==> wip/lagoon: inputs <==
## pe_tile_new_unq1
module pe_tile_new_unq1 (
clk,
config_addr,
config_data,
out_BUS16_S0_T0,
in_BUS16_S0_T0,
out_BUS16_S0_T1,
in_BUS16_S0_T1,
out_BUS16_S0_T2,
in_BUS16_S0_T2,
out_BUS16_S0_T3,
in_BUS16_S0_T3,
out_BUS16_S0_T4,
in_BUS16_S0_T4,
out_BUS16_S1_T0,
in_BUS16_S1_T0,
out_BUS16_S1_T1,
in_BUS16_S1_T1,
out_BUS16_S1_T2,
in_BUS16_S1_T2,
out_BUS16_S1_T3,
in_BUS16_S1_T3,
out_BUS16_S1_T4,
in_BUS16_S1_T4,
out_BUS16_S2_T0,
in_BUS16_S2_T0,
out_BUS16_S2_T1,
in_BUS16_S2_T1,
out_BUS16_S2_T2,
in_BUS16_S2_T2,
out_BUS16_S2_T3,
in_BUS16_S2_T3,
out_BUS16_S2_T4,
in_BUS16_S2_T4,
out_BUS16_S3_T0,
in_BUS16_S3_T0,
out_BUS16_S3_T1,
in_BUS16_S3_T1,
out_BUS16_S3_T2,
in_BUS16_S3_T2,
out_BUS16_S3_T3,
in_BUS16_S3_T3,
out_BUS16_S3_T4,
in_BUS16_S3_T4,
out_BUS1_S0_T0,
in_BUS1_S0_T0,
out_BUS1_S0_T1,
in_BUS1_S0_T1,
out_BUS1_S0_T2,
in_BUS1_S0_T2,
out_BUS1_S0_T3,
in_BUS1_S0_T3,
out_BUS1_S0_T4,
in_BUS1_S0_T4,
out_BUS1_S1_T0,
in_BUS1_S1_T0,
out_BUS1_S1_T1,
in_BUS1_S1_T1,
out_BUS1_S1_T2,
in_BUS1_S1_T2,
out_BUS1_S1_T3,
in_BUS1_S1_T3,
out_BUS1_S1_T4,
in_BUS1_S1_T4,
out_BUS1_S2_T0,
in_BUS1_S2_T0,
out_BUS1_S2_T1,
in_BUS1_S2_T1,
out_BUS1_S2_T2,
in_BUS1_S2_T2,
out_BUS1_S2_T3,
in_BUS1_S2_T3,
out_BUS1_S2_T4,
in_BUS1_S2_T4,
out_BUS1_S3_T0,
in_BUS1_S3_T0,
out_BUS1_S3_T1,
in_BUS1_S3_T1,
out_BUS1_S3_T2,
in_BUS1_S3_T2,
out_BUS1_S3_T3,
in_BUS1_S3_T3,
out_BUS1_S3_T4,
in_BUS1_S3_T4,
reset,
tile_id
);
Settings: LEC_CHECK=0, ABC_AREA=1, CAP_MARGIN=20, CORE_MARGIN=2, CORE_UTILIZATION=72, CTS_CLUSTER_DIAMETER=174, CTS_CLUSTER_SIZE=97, PLACE_DENSITY=0.42, SETUP_SLACK_MARGIN=-0.85, SLEW_MARGIN=20, TNS_END_PERCENT=20; clock period 9.65 ns.
run.sh (not shown) runs the stock make flow with config.mk's settings and CLKGATE_MAP_FILE=.
==> wip/zinc (differences from wip/lagoon) <==
- ABC_AREA: 1 -> unset
- CORE_UTILIZATION: 72 -> 40
- CTS_CLUSTER_DIAMETER: 174 -> unset
- CTS_CLUSTER_SIZE: 97 -> unset
- PLACE_DENSITY: 0.42 -> unset
- SETUP_SLACK_MARGIN: -0.85 -> unset
- TNS_END_PERCENT: 20 -> unset
==> flow/constraint.sdc (replaced) <==
create_clock -name core_clock -period 10.6 [get_ports {clk}]
set_input_delay 2.1200 -clock core_clock [delete_from_list [all_inputs] [get_ports {clk}]]
set_output_delay 2.1200 -clock core_clock [all_outputs]
set_load 0.01 [all_outputs]
==> wip/fjord (differences from wip/lagoon) <==
- ABC_AREA: 1 -> unset
- CORE_UTILIZATION: 72 -> 40
- CTS_CLUSTER_DIAMETER: 174 -> unset
- CTS_CLUSTER_SIZE: 97 -> unset
- PLACE_DENSITY: 0.42 -> unset
- SETUP_SLACK_MARGIN: -0.85 -> unset
- TNS_END_PERCENT: 20 -> unset
==> flow/constraint.sdc (replaced) <==
create_clock -name core_clock -period 19.0 [get_ports {clk}]
set_input_delay 3.8000 -clock core_clock [delete_from_list [all_inputs] [get_ports {clk}]]
set_output_delay 3.8000 -clock core_clock [all_outputs]
set_load 0.01 [all_outputs]
==> notes <==
wip/fjord completed with no timing, DRC or antenna violations. wip/lagoon ended with an error in global routing. wip/zinc finished but fails on setup timing. Final cell count: wip/zinc is higher than wip/fjord (13%). Of wip/fjord and wip/zinc, wip/zinc has the higher combinational power (gap 64%, measured against wip/zinc). Of wip/zinc and wip/lagoon, wip/lagoon has the higher synthesized cell count (gap 17%, measured against wip/lagoon). In wip/zinc the worst setup slack is worse than in wip/fjord, by 2.7 ns. Between wip/fjord and wip/zinc, the lower total power is in wip/fjord (gap about 54%, measured against wip/zinc).
==> figures <==
	wip/lagoon	wip/fjord	wip/zinc
Status	stopped before the end	finished clean	failed layout checks
Failing step	global routing	-	-
Reasons for failing layout checks	-	-	setup timing
Die Area	70900 sq um	130000 sq um	130000 sq um
Worst reg2reg path startpoint	-	cb_data1.config_cb[3]	cb_data0.config_cb[1]
Required time worst endpoint	-	15.20 ns	8.48 ns
Largest cell class by area	-	logic gates	logic gates
Postcts setup bufs	53	0	61
Most common cell type on the critical path	-	sky130_fd_sc_hd__fa_1	sky130_fd_sc_hd__fa_1
Insertion delay of the later-clocked pin in the worst-skew pair	-	0.69 ns	0.70 ns
Seq. pwr	-	1.25 mW	2.24 mW
Worst r2r dst	-	sb_wide.out_2_0_id1[13]	sb_wide.out_1_0_id1[2]
Total cell area reported by yosys after synthesis	49500 sq um	51000 sq um	51000 sq um
Worst-case reg-to-reg path depth	-	36	60


==> 11-14: inputs <==
pe_tile_new_unq1 again, from the RTL that the note above started with.
clock: 16.6 ns
lec_check: 0
cap_margin: 20
core_aspect_ratio: 1.82
core_margin: 2
core_utilization: 40
cts_cluster_diameter: 387
gpl_routability_driven: 0
slew_margin: 20
==> 12-13: changes against 11-14 <==
--- a/flow/config.mk
+++ b/flow/config.mk
@@ -7,8 +7,8 @@
 export LEC_CHECK = 0
 export CAP_MARGIN = 20
-export CORE_ASPECT_RATIO = 1.82
 export CORE_MARGIN = 2
 export CORE_UTILIZATION = 40
-export CTS_CLUSTER_DIAMETER = 387
-export GPL_ROUTABILITY_DRIVEN = 0
-export SLEW_MARGIN = 20
+export CTS_CLUSTER_SIZE = 82
+export GPL_TIMING_DRIVEN = 0
+export HOLD_SLACK_MARGIN = -0.07
+export SLEW_MARGIN = 25
==> flow/constraint.sdc (replaced) <==
create_clock -name core_clock -period 20.0 [get_ports {clk}]
set_input_delay 4.0000 -clock core_clock [delete_from_list [all_inputs] [get_ports {clk}]]
set_output_delay 4.0000 -clock core_clock [all_outputs]
set_load 0.01 [all_outputs]
==> 11-23: changes against 11-14 <==
--- a/flow/config.mk
+++ b/flow/config.mk
@@ -7,8 +7,5 @@
 export LEC_CHECK = 0
 export CAP_MARGIN = 20
-export CORE_ASPECT_RATIO = 1.82
 export CORE_MARGIN = 2
-export CORE_UTILIZATION = 40
-export CTS_CLUSTER_DIAMETER = 387
-export GPL_ROUTABILITY_DRIVEN = 0
+export CORE_UTILIZATION = 31
 export SLEW_MARGIN = 20
==> flow/constraint.sdc (replaced) <==
create_clock -name core_clock -period 24.9 [get_ports {clk}]
set_input_delay 4.9800 -clock core_clock [delete_from_list [all_inputs] [get_ports {clk}]]
set_output_delay 4.9800 -clock core_clock [all_outputs]
set_load 0.01 [all_outputs]
==> qor summary <==
Storage element area: 12-13 11500 µm²; 11-23 11500 µm²; 11-14 11500 µm²
Power of the sequential group: 12-13 1.20 mW; 11-23 954 µW; 11-14 1.44 mW
Total met3 wirelength after detailed routing: 12-13 59800 µm; 11-23 37500 µm; 11-14 50500 µm
Met3 track demand over resource: 12-13 27.9%; 11-23 10.7%; 11-14 28.3%
Instance count after placement with tap cells included: 12-13 8822; 11-23 8932; 11-14 8797
Status: 12-13 failed layout checks; 11-23 complete, no violations; 11-14 failed layout checks
Reasons for failing layout checks: 12-13 negative setup slack; 11-23 -; 11-14 negative setup slack
Sequential fraction of total cell area: 12-13 17.8%; 11-23 18.2%; 11-14 17.5%
Met2 WL post-DR: 12-13 144000 µm; 11-23 132000 µm; 11-14 143000 µm
Logic share of the area: 12-13 55.5%; 11-23 56.8%; 11-14 54.7%
First-pass GRT wire length: 12-13 497000 µm; 11-23 432000 µm; 11-14 477000 µm
Switching portion of total power: 12-13 43.8%; 11-23 41.9%; 11-14 41.5%
H-Tree Level Count: 12-13 3; 11-23 3; 11-14 2
Clk_skew: 12-13 94.4 ps; 11-23 57.6 ps; 11-14 34.8 ps
Met2 Usage GRT: 12-13 73.7%; 11-23 52.6%; 11-14 75.3%
Pin count of the biggest net entering global routing: 12-13 20; 11-23 112; 11-14 79
Power and IR drop assume default switching activity.
